Design CPU, start of the top module:
module CPU(
    input             clk,
    input             rst,
    input      [31:0] data_out,
    input      [31:0] instr_out,
    output reg        instr_read,
    output reg        data_read,
    output reg [31:0] instr_addr,
    output reg [31:0] data_addr,
    output reg [3:0]  data_write,
    output reg [31:0] data_in
);
export LEC_CHECK = 0
export CAP_MARGIN = 20
export CORE_MARGIN = 2
export CORE_UTILIZATION = 58
export SETUP_SLACK_MARGIN = 1.52
export SLEW_MARGIN = 20
export TNS_END_PERCENT = 5
create_clock -name core_clock -period 6.4 [get_ports {clk}]
run.sh (not shown) runs the stock make flow with config.mk's settings and CLKGATE_MAP_FILE=.
The first run died in global routing (5_1_grt).
Next try:
CELL_PAD_IN_SITES_GLOBAL_PLACEMENT = 0   (was default)
CORE_UTILIZATION = 57   (was 58)
CTS_CLUSTER_SIZE = 19   (was default)
SETUP_SLACK_MARGIN = 0.74   (was 1.52)
TNS_END_PERCENT = default   (was 5)
This time the run reached the layout checks and failed them: negative setup slack.
Die size rose by 1.7%.
Synthesized area is unchanged.
Synthesized cell count does not change.
Next try:
CELL_PAD_IN_SITES_GLOBAL_PLACEMENT = default   (was 0)
CORE_UTILIZATION = 45   (was 57)
CTS_CLUSTER_SIZE = default   (was 19)
SETUP_SLACK_MARGIN = default   (was 0.74)
clock period = 16.4 ns   (was 6.4 ns; I/O delays follow)
What happened:
- With this change the flow finished with timing, DRC and antenna clean
- wire length drops by 1.5%
- via count drops by 11%
- die size climbs by 26%
- clock power drops by 59%
- area after synthesis does not change
- final cell count drops by 5.0%

* * *

CPU again, from the RTL that the note above started with.
clock: 6.49 ns
lec_check: 0
cap_margin: 20
core_margin: 2
core_utilization: 58
cts_cluster_size: 39
max_routing_layer: met4
setup_slack_margin: 1.32
slew_margin: 20
tns_end_percent: 5
The first run ended with an error in global routing (5_1_grt) with GRT-0232.
Edit:
Settings changed: CORE_UTILIZATION 58 to 45, CTS_CLUSTER_SIZE 39 to not set, MAX_ROUTING_LAYER met4 to not set, SETUP_SLACK_MARGIN 1.32 to not set, TNS_END_PERCENT 5 to not set.
Clock period 6.49 ns to 15.0 ns, I/O delays scaled along.
Now the flow passed the timing, DRC and antenna checks.
Die size rose by 29%.
Synthesized cell count does not change.
Synthesized area stays the same.
Edit:
Settings changed: CORE_UTILIZATION 45 to 52, CTS_CLUSTER_SIZE set to 97, SETUP_SLACK_MARGIN set to 1.59.
Clock period 15.0 ns to 7.01 ns, I/O delays scaled along.
With this change the flow completed, yet does not pass: setup timing.
Worst hold slack gets better by 23 ps.
Area after synthesis does not change.
Cell area rose by roughly a tenth.
Register-to-register slack got worse by 6200 ps.

* * *

Starting RTL as in the previous note.
Settings: LEC_CHECK=0, CAP_MARGIN=20, CELL_PAD_IN_SITES_GLOBAL_PLACEMENT=2, CORE_MARGIN=2, CORE_UTILIZATION=38, CTS_CLUSTER_SIZE=19, PLACE_DENSITY_LB_ADDON=0.11, SETUP_SLACK_MARGIN=3.34, SLEW_MARGIN=20; clock period 13.9 ns.
Then changed:
CELL_PAD_IN_SITES_GLOBAL_PLACEMENT = default   (was 2)
CORE_UTILIZATION = 58   (was 38)
CTS_CLUSTER_SIZE = default   (was 19)
MAX_ROUTING_LAYER = met4   (was default)
PLACE_DENSITY_LB_ADDON = default   (was 0.11)
SETUP_SLACK_MARGIN = default   (was 3.34)
clock period = 6.4 ns   (was 13.9 ns; I/O delays follow)
Result: With this change the flow ended with an error in 5_1_grt on ODB-0269; synthesized cell count does not change; synthesized area does not change; die size drops by 34%.
Then changed:
CORE_UTILIZATION = 56   (was 58)
MAX_ROUTING_LAYER = default   (was met4)
SETUP_SLACK_MARGIN = 1.32   (was default)
TNS_END_PERCENT = 5   (was default)
clock period = 6.49 ns   (was 6.4 ns; I/O delays follow)
Result: The changed run ran to the end with violations: setup timing. Area after synthesis does not change. Die size rose by 3.5%. Synthesized cell count does not change.
Then changed:
CORE_UTILIZATION = 72   (was 56)
CTS_CLUSTER_DIAMETER = 332   (was default)
CTS_CLUSTER_SIZE = 97   (was default)
PLACE_DENSITY = 0.42   (was default)
SETUP_SLACK_MARGIN = default   (was 1.32)
TNS_END_PERCENT = default   (was 5)
clock period = 8.1 ns   (was 6.49 ns; I/O delays follow)
The new run aborted during 5_1_grt with GRT-0232.
Die size shrinks by about a fifth.
Area after synthesis does not change.
Synthesized cell count does not change.

* * *

CPU again, from the RTL that the note above started with.
export LEC_CHECK = 0
export CAP_MARGIN = 20
export CORE_MARGIN = 2
export CORE_UTILIZATION = 61
export CTS_CLUSTER_SIZE = 39
export MAX_ROUTING_LAYER = met4
export SETUP_SLACK_MARGIN = 1.32
export SLEW_MARGIN = 20
export TNS_END_PERCENT = 5
create_clock -name core_clock -period 6.49 [get_ports {clk}]
The baseline failed in global routing, error GRT-0232.
Then changed:
- CORE_UTILIZATION: 61 -> 53
- CTS_CLUSTER_SIZE: 39 -> not set
- MAX_ROUTING_LAYER: met4 -> not set
- SETUP_SLACK_MARGIN: 1.32 -> not set
- TNS_END_PERCENT: 5 -> not set
- clock period: 6.49 -> 6.44 ns (I/O delays scaled with it)
What happened:
- Now the flow finished but failed the layout checks on negative setup slack
- area after synthesis is unchanged
- die area climbs by about a fifth
- synthesized cell count is unchanged
Then changed:
- CORE_UTILIZATION: 53 -> 45
- clock period: 6.44 -> 11.5 ns (I/O delays scaled with it)
Outcome:
- The changed run finished clean
- worst setup slack gets better by 860 ps
- register-to-register slack gets better by 2600 ps
- power drops by 48%
- routed wire length shrinks by about 2%
- synthesized cell count stays the same
- area after synthesis is unchanged
- utilization goes down by 16 points

* * *

== wip/nickel ==
CPU again, from the RTL that the note above started with.
clock: 6.59 ns
lec_check: 0
cap_margin: 20
cell_pad_in_sites_global_placement: 1
core_margin: 2
core_utilization: 58
cts_cluster_size: 50
hold_slack_margin: -0.1
setup_slack_margin: 0.96
slew_margin: 20
tns_end_percent: 5
In wip/nickel the implementation completed, yet the final layout does not meet the checks, the culprit being negative setup slack.
### wip/nickel -> wip/onyx
# wip/nickel
export LEC_CHECK = 0
export CAP_MARGIN = 20
export CELL_PAD_IN_SITES_GLOBAL_PLACEMENT = 1
export CORE_MARGIN = 2
export CORE_UTILIZATION = 58
export CTS_CLUSTER_SIZE = 50
export HOLD_SLACK_MARGIN = -0.1
export SETUP_SLACK_MARGIN = 0.96
export SLEW_MARGIN = 20
export TNS_END_PERCENT = 5
create_clock -name core_clock -period 6.59 [get_ports {clk}]
# wip/onyx
export LEC_CHECK = 0
export CAP_MARGIN = 20
export CORE_MARGIN = 2
export CORE_UTILIZATION = 58
export CTS_CLUSTER_SIZE = 41
export MAX_ROUTING_LAYER = met4
export SLEW_MARGIN = 20
create_clock -name core_clock -period 6.44 [get_ports {clk}]
## What came out
- Seen in the log of wip/onyx: ODB-0269 during 5_1_grt, after which the run never completed.
- From wip/nickel to wip/onyx, core area did not move at all.
- Diff wip/nickel -> wip/onyx | routability congestion estimate from global placement | down slightly
- Fraction of synthesized area in multiplexers came out exactly the same in wip/onyx and wip/nickel.
- As far as number of cells in the yosys synthesis report goes, wip/onyx and wip/nickel are indistinguishable; the numbers are identical.
- Looking at post-CTS setup-driven buffer insertion count, wip/onyx sits 61% higher than wip/nickel does.
- In the metrics for wip/onyx and wip/nickel, the one carrying the higher pre-CTS worst setup slack is wip/onyx.
- Reported for wip/onyx and wip/nickel, fraction of synthesis flops using an asynchronous set or reset pin turned out identical to the last digit.
> inputs changed (wip/onyx -> wip/quartz)
# wip/onyx
export LEC_CHECK = 0
export CAP_MARGIN = 20
export CORE_MARGIN = 2
export CORE_UTILIZATION = 58
export CTS_CLUSTER_SIZE = 41
export MAX_ROUTING_LAYER = met4
export SLEW_MARGIN = 20
create_clock -name core_clock -period 6.44 [get_ports {clk}]
# wip/quartz
export LEC_CHECK = 0
export CAP_MARGIN = 20
export CELL_PAD_IN_SITES_GLOBAL_PLACEMENT = 0
export CORE_MARGIN = 2
export CORE_UTILIZATION = 61
export CTS_CLUSTER_SIZE = 39
export MAX_ROUTING_LAYER = met4
export SETUP_SLACK_MARGIN = 0.74
export SLEW_MARGIN = 20
create_clock -name core_clock -period 6.4 [get_ports {clk}]
[summary]
Between wip/quartz and wip/onyx, it is wip/quartz whose clock buffer count from CTS is higher, by about 1.9%. Die outline area down 4.9% in wip/quartz wrt wip/onyx. From wip/quartz to wip/onyx, complex-gate fraction of the synthesized area did not move at all. wip/quartz: GRT-0232 in 5_1_grt -> run aborted.
## Diff of input files: wip/ember against wip/quartz
# wip/quartz
export LEC_CHECK = 0
export CAP_MARGIN = 20
export CELL_PAD_IN_SITES_GLOBAL_PLACEMENT = 0
export CORE_MARGIN = 2
export CORE_UTILIZATION = 61
export CTS_CLUSTER_SIZE = 39
export MAX_ROUTING_LAYER = met4
export SETUP_SLACK_MARGIN = 0.74
export SLEW_MARGIN = 20
create_clock -name core_clock -period 6.4 [get_ports {clk}]
# wip/ember
export LEC_CHECK = 0
export CAP_MARGIN = 20
export CORE_MARGIN = 2
export CORE_UTILIZATION = 45
export PLACE_DENSITY_LB_ADDON = 0.25
export SLEW_MARGIN = 35
create_clock -name core_clock -period 15.0 [get_ports {clk}]
==> comparison <==
Cell total after placement ends up higher on wip/quartz.
Compared wip/quartz against wip/ember; placed wire-length estimate within noise.
X dimension of the die sits higher in wip/ember than in wip/quartz.
wip/ember finished end to end and its layout was clean on timing, DRC and antenna.
Power figures rest on the tool's default switching activity, not on a simulated workload.
